==> quartz: inputs <==
// unified_computing_system
module unified_computing_system (
    input      [15:0] d_a,           
    input      [15:0] d_b,           
    input      [1:0]  op_code,       
    input             clk,
    input             rstn,
    input             en_a,           
    input             en_b,           
    input             en_result,      
    input             cin,            
    input             bin,            
    output reg [31:0] result,         
    output reg [15:0] remainder,      
    output reg        cout,           
    output reg        bout,           
    output reg        overflow_flag,  
    output reg        error_flag      
);
    wire [15:0] q_a;            
    wire [15:0] q_b;            
    wire [15:0] sum_result;
    wire        sum_cout;
    wire [15:0] diff_result;
    wire        diff_bout;
    wire [31:0] product_result;
    wire [15:0] quotient_result;
    wire [15:0] remainder_result;
    reg [31:0] temp_result;
    reg [15:0] temp_remainder;
    reg        temp_cout;
    reg        temp_bout;
    reg        temp_overflow;
    reg        temp_error;
    dff_16bit register_a_inst (
        .d   (d_a),
        .clk (clk),
        .rstn(rstn),
        .en  (en_a),
        .q   (q_a)
    );
    dff_16bit register_b_inst (
        .d   (d_b),
        .clk (clk),
        .rstn(rstn),
        .en  (en_b),
        .q   (q_b)
    );
    adder_16bits adder_inst (
        .a   (q_a),
        .b   (q_b),
        .cin (cin),
        .sum (sum_result),
        .cout(sum_cout)
    );
    subtractor_16bits subtractor_inst (
        .a    (q_a),
        .b    (q_b),
        .bin  (bin),
        .diff (diff_result),
        .bout (diff_bout)
    );
    multiplier_16bits multiplier_inst (
        .a      (q_a),
        .b      (q_b),
        .product(product_result)
    );
    divider_16bits divider_inst (
        .dividend (q_a),
        .divisor  (q_b),
        .quotient (quotient_result),
        .remainder(remainder_result)
    );
    always @(*) begin
        temp_result = 32'b0;
        temp_remainder = 16'b0;
        temp_cout = 1'b0;
        temp_bout = 1'b0;
        temp_overflow = 1'b0;
        temp_error = 1'b0;
        case(op_code)
            2'b00: begin  
                temp_result = {16'b0, sum_result};
                temp_cout = sum_cout;
                if ((q_a[15] == q_b[15]) && (sum_result[15] != q_a[15])) begin
  ...
Settings: LEC_CHECK=0, ABC_AREA=1, CAP_MARGIN=20, CELL_PAD_IN_SITES_GLOBAL_PLACEMENT=2, CORE_ASPECT_RATIO=0.5, CORE_MARGIN=2, CORE_UTILIZATION=25, CTS_CLUSTER_DIAMETER=367, CTS_CLUSTER_SIZE=100, GPL_ROUTABILITY_DRIVEN=0, PLACE_DENSITY=0.81, SLEW_MARGIN=0, TNS_END_PERCENT=5; clock period 45.5 ns.
run.sh (not shown) runs the stock make flow with config.mk's settings and CLKGATE_MAP_FILE=.
==> inputs of amber, as changes to quartz <==
- CELL_PAD_IN_SITES_GLOBAL_PLACEMENT: 2 -> 0
- TNS_END_PERCENT: 5 -> 35
==> inputs of violet, as changes to quartz <==
- ABC_AREA: 1 -> unset
- CAP_MARGIN: 20 -> 5
- CELL_PAD_IN_SITES_DETAIL_PLACEMENT: unset -> 1
- CORE_ASPECT_RATIO: 0.5 -> unset
- CTS_CLUSTER_DIAMETER: 367 -> unset
- CTS_CLUSTER_SIZE: 100 -> unset
- HOLD_SLACK_MARGIN: unset -> 0.27
- MAX_ROUTING_LAYER: unset -> met4
- MIN_ROUTING_LAYER: unset -> met1
- SETUP_SLACK_MARGIN: unset -> 4.0
- SLEW_MARGIN: 0 -> 40
- TNS_END_PERCENT: 5 -> unset
==> flow/constraint.sdc (replaced) <==
create_clock -name core_clock -period 20.9 [get_ports {clk}]
set_input_delay 4.1800 -clock core_clock [delete_from_list [all_inputs] [get_ports {clk}]]
set_output_delay 4.1800 -clock core_clock [all_outputs]
set_load 0.01 [all_outputs]
==> comparison table <==
Data arrival at the endpoint of the critical path: quartz 30560 ps; amber 29760 ps; violet 26050 ps
Transition time at the pin with the least slew margin: quartz 1090 ps; amber 1150 ps; violet 850 ps
Overall track demand over capacity in global routing: quartz 0.165; amber 0.139; violet 0.221
Vertical extent of the die: quartz 211 microns; amber 211 microns; violet 289 microns
Run status: quartz finished clean; amber finished clean; violet finished with violations
Violated checks: quartz -; amber -; violet negative setup slack
Area reported by Yosys stat: quartz 0.0214 sq mm; amber 0.0214 sq mm; violet 0.0203 sq mm
Number of logged tool warnings: quartz 46; amber 46; violet 49
Via count of the first global-routing pass: quartz 20180; amber 19310; violet 23457
Share of the core filled by cells before placement: quartz 0.254; amber 0.254; violet 0.252
Critical Path Slowest Stage Cell: quartz sky130_fd_sc_hd__dfxtp_1; amber sky130_fd_sc_hd__dfxtp_1; violet sky130_fd_sc_hd__or3b_4
Largest type area fraction: quartz 0.187; amber 0.187; violet 0.196
Number of inverters outside the clock class in the layout: quartz 638; amber 638; violet 327
Proportion of cell area occupied by multi-input gates: quartz 0.703; amber 0.706; violet 0.635
Tapcells inserted: quartz 1116; amber 1116; violet 1060
Met1 WL: quartz 33.2 mm; amber 24.9 mm; violet 39.9 mm
R2R depth: quartz 227; amber 222; violet 129
Multiplexer share: quartz 0; amber 0; violet 0.0332
Wire length of the first global-routing pass: quartz 113 mm; amber 98.9 mm; violet 138 mm
Min cycle time layout: quartz 30240 ps; amber 29450 ps; violet 25780 ps
Via/cell ratio: quartz 4.58; amber 4.75; violet 5.11

==> inputs of job 3740 <==
==> flow/design.v <==
module subtractor_16bits(
    input [15:0] a,
    input [15:0] b,
    input bin,
    output [15:0] diff,
    output bout
);
    assign {bout, diff} = a - b - bin;
endmodule
module adder_16bits(
    input [15:0] a,
    input [15:0] b,
    input cin,
    output [15:0] sum,
    output cout
);
    assign {cout, sum} = a + b + cin;
endmodule
module multiplier_16bits(
    input [15:0] a,
    input [15:0] b,
    output [31:0] product
);
    assign product = a * b;
endmodule
module divider_16bits(
    input [15:0] dividend,
    input [15:0] divisor,
    output [15:0] quotient,
    output [15:0] remainder
);
    assign quotient = dividend / divisor;
    assign remainder = dividend % divisor;
endmodule
module dff_16bit (
    input      [15:0] d,
    input             clk,
    input             rstn,
    input             en,
    output reg [15:0] q
);
    always @(posedge clk) begin
        if (!rstn)
            q <= 16'b0;
        else if (en)
            q <= d;
    end
endmodule
module unified_computing_system (
    input      [15:0] d_a,           
    input      [15:0] d_b,           
    input      [1:0]  op_code,       
    input             clk,
    input             rstn,
    input             en_a,           
    input             en_b,           
    input             en_result,      
    input             cin,            
    input             bin,            
    output reg [31:0] result,         
    output reg [15:0] remainder,      
    output reg        cout,           
    output reg        bout,           
    output reg        overflow_flag,  
    output reg        error_flag      
);
    wire [15:0] q_a;            
    wire [15:0] q_b;            
    wire [15:0] sum_result;
    wire        sum_cout;
    wire [15:0] diff_result;
    wire        diff_bout;
    wire [31:0] product_result;
    wire [15:0] quotient_result;
    wire [15:0] remainder_result;
    reg [31:0] temp_result;
    reg [15:0] temp_remainder;
    reg        temp_cout;
    reg        temp_bout;
    reg        temp_overflow;
    reg        temp_error;
    dff_16bit register_a_inst (
        .d   (d_a),
        .clk (clk),
        .rstn(rstn),
        .en  (en_a),
        .q   (q_a)
    );
    dff_16bit register_b_inst (
        .d   (d_b),
        .clk (clk),
        .rstn(rstn),
        .en  (en_b),
        .q   (q_b)
    );
    adder_16bits adder_inst (
        .a   (q_a),
        .b   (q_b),
        .cin (cin),
        .sum (sum_result),
        .cout(sum_cout)
    );
    subtractor_16bits subtractor_inst (
        .a    (q_a),
        .b    (q_b),
        .bin  (bin),
        .diff (diff_result),
        .bout (diff_bout)
    );
    multiplier_16bits multiplier_inst (
        .a      (q_a),
        .b      (q_b),
        .product(product_result)
    );
    divider_16bits divider_inst (
        .dividend (q_a),
        .divisor  (q_b),
        .quotient (quotient_result),
        .remainder(remainder_result)
    );
    always @(*) begin
        temp_result = 32'b0;
        temp_remainder = 16'b0;
        temp_cout = 1'b0;
        temp_bout = 1'b0;
        temp_overflow = 1'b0;
        temp_error = 1'b0;
        case(op_code)
            2'b00: begin  
                temp_result = {16'b0, sum_result};
                temp_cout = sum_cout;
                if ((q_a[15] == q_b[15]) && (sum_result[15] != q_a[15])) begin
                    temp_overflow = 1'b1;
                end
            end
            2'b01: begin  
                temp_result = {16'b0, diff_result};
                temp_bout = diff_bout;
                if ((q_a[15] != q_b[15]) && (diff_result[15] != q_a[15])) begin
                    temp_overflow = 1'b1;
                end
            end
            2'b10: begin  
                temp_result = product_result;
                if (product_result[31:16] != 16'b0 && 
                    product_result[31:16] != 16'hFFFF) begin
                    temp_overflow = 1'b1;
                end
            end
            2'b11: begin  
                if (q_b == 16'b0) begin  
                    temp_result = 32'b0;
                    temp_error = 1'b1;
                end else begin
                    temp_result = {16'b0, quotient_result};  
                    temp_remainder = remainder_result;
                end
            end
            default: begin
            end
        endcase
    end
    always @(posedge clk) begin
        if (!rstn) begin
            result <= 32'b0;
            remainder <= 16'b0;
            cout <= 1'b0;
            bout <= 1'b0;
            overflow_flag <= 1'b0;
            error_flag <= 1'b0;
        end
        else if (en_result) begin
            result <= temp_result;
            remainder <= temp_remainder;
            cout <= temp_cout;
            bout <= temp_bout;
            overflow_flag <= temp_overflow;
            error_flag <= temp_error;
        end
    end
endmodule
==> flow/run.sh <==
#!/bin/bash
# the make line also repeats each setting of config.mk as NAME=value (left out here)
make -C /OpenROAD-flow-scripts/flow DESIGN_CONFIG=/design/flow/config.mk WORK_HOME=/design/flow/orfs CLKGATE_MAP_FILE= finish
==> flow/config.mk <==
export PLATFORM = sky130hd
export DESIGN_NAME = unified_computing_system
export DESIGN_NICKNAME = unified_computing_system
export VERILOG_FILES = /design/flow/design.v
export SDC_FILE = /design/flow/constraint.sdc
export NUM_CORES = 4
export LEC_CHECK = 0
export ABC_AREA = 1
export CAP_MARGIN = 20
export CORE_MARGIN = 2
export CORE_UTILIZATION = 72
export CTS_CLUSTER_DIAMETER = 375
export CTS_CLUSTER_SIZE = 10
export HOLD_SLACK_MARGIN = 0.29
export PLACE_DENSITY_LB_ADDON = 0.08
export SETUP_SLACK_MARGIN = 3.17
export SLEW_MARGIN = 20
export TNS_END_PERCENT = 10
==> flow/constraint.sdc <==
create_clock -name core_clock -period 10.7 [get_ports {clk}]
set_input_delay 2.1400 -clock core_clock [delete_from_list [all_inputs] [get_ports {clk}]]
set_output_delay 2.1400 -clock core_clock [all_outputs]
set_load 0.01 [all_outputs]
==> inputs of job 3346, as changes to job 3740 <==
CORE_UTILIZATION = 59   (was 72)
CTS_CLUSTER_DIAMETER = 370   (was 375)
CTS_CLUSTER_SIZE = 99   (was 10)
HOLD_SLACK_MARGIN = default   (was 0.29)
PLACE_DENSITY = 0.37   (was default)
PLACE_DENSITY_LB_ADDON = default   (was 0.08)
SETUP_SLACK_MARGIN = default   (was 3.17)
TNS_END_PERCENT = default   (was 10)
==> flow/constraint.sdc (replaced) <==
create_clock -name core_clock -period 12.7 [get_ports {clk}]
set_input_delay 2.5400 -clock core_clock [delete_from_list [all_inputs] [get_ports {clk}]]
set_output_delay 2.5400 -clock core_clock [all_outputs]
set_load 0.01 [all_outputs]
==> inputs of job 8210, as changes to job 3740 <==
ABC_AREA = default   (was 1)
CORE_UTILIZATION = 66   (was 72)
CTS_CLUSTER_DIAMETER = default   (was 375)
CTS_CLUSTER_SIZE = default   (was 10)
HOLD_SLACK_MARGIN = default   (was 0.29)
PLACE_DENSITY_LB_ADDON = default   (was 0.08)
SETUP_SLACK_MARGIN = default   (was 3.17)
TNS_END_PERCENT = default   (was 10)
==> flow/constraint.sdc (replaced) <==
create_clock -name core_clock -period 14.1 [get_ports {clk}]
set_input_delay 2.8200 -clock core_clock [delete_from_list [all_inputs] [get_ports {clk}]]
set_output_delay 2.8200 -clock core_clock [all_outputs]
set_load 0.01 [all_outputs]
==> results.cfg <==
; implementation run metrics
[synthesis]
synth_cell_types = 68
synthAoiAreaFrac = 0.126

[place]
gp_congestion = 1.06
placed_cell_area_um2 = 26600

[status]
firstError = [ERROR GRT-0116] Global routing finished with congestion. Check the congestion regions in the DRC Viewer.
stop_stage = global routing
outcome = stopped before the end

[floorplanning]
initCoreUtil = 0.726
Source of the figures above: job 3740

==> results.cfg <==
; flow metrics
[status]
outcome = finished with violations
check-failures = max-capacitance violations, max-slew violations, negative setup slack

[timing]
final-setup-viol-count = 24
setup_slack_ns = -16.66
slew_violations = 4

[job]
cap_viol_max_count = 2
Source of the figures above: job 8210

==> results.cfg <==
; flow metrics
[floorplanning]
initCoreUtil = 0.600

[status]
check-failures = negative setup slack
outcome = finished with violations

[timing]
final-setup-viol-count = 23
setup_slack_ns = -12.59

[place]
gp_congestion = 0.989
placed_cell_area_um2 = 26900

[synthesis]
synth_cell_types = 68
synthAoiAreaFrac = 0.126
Source of the figures above: job 3346

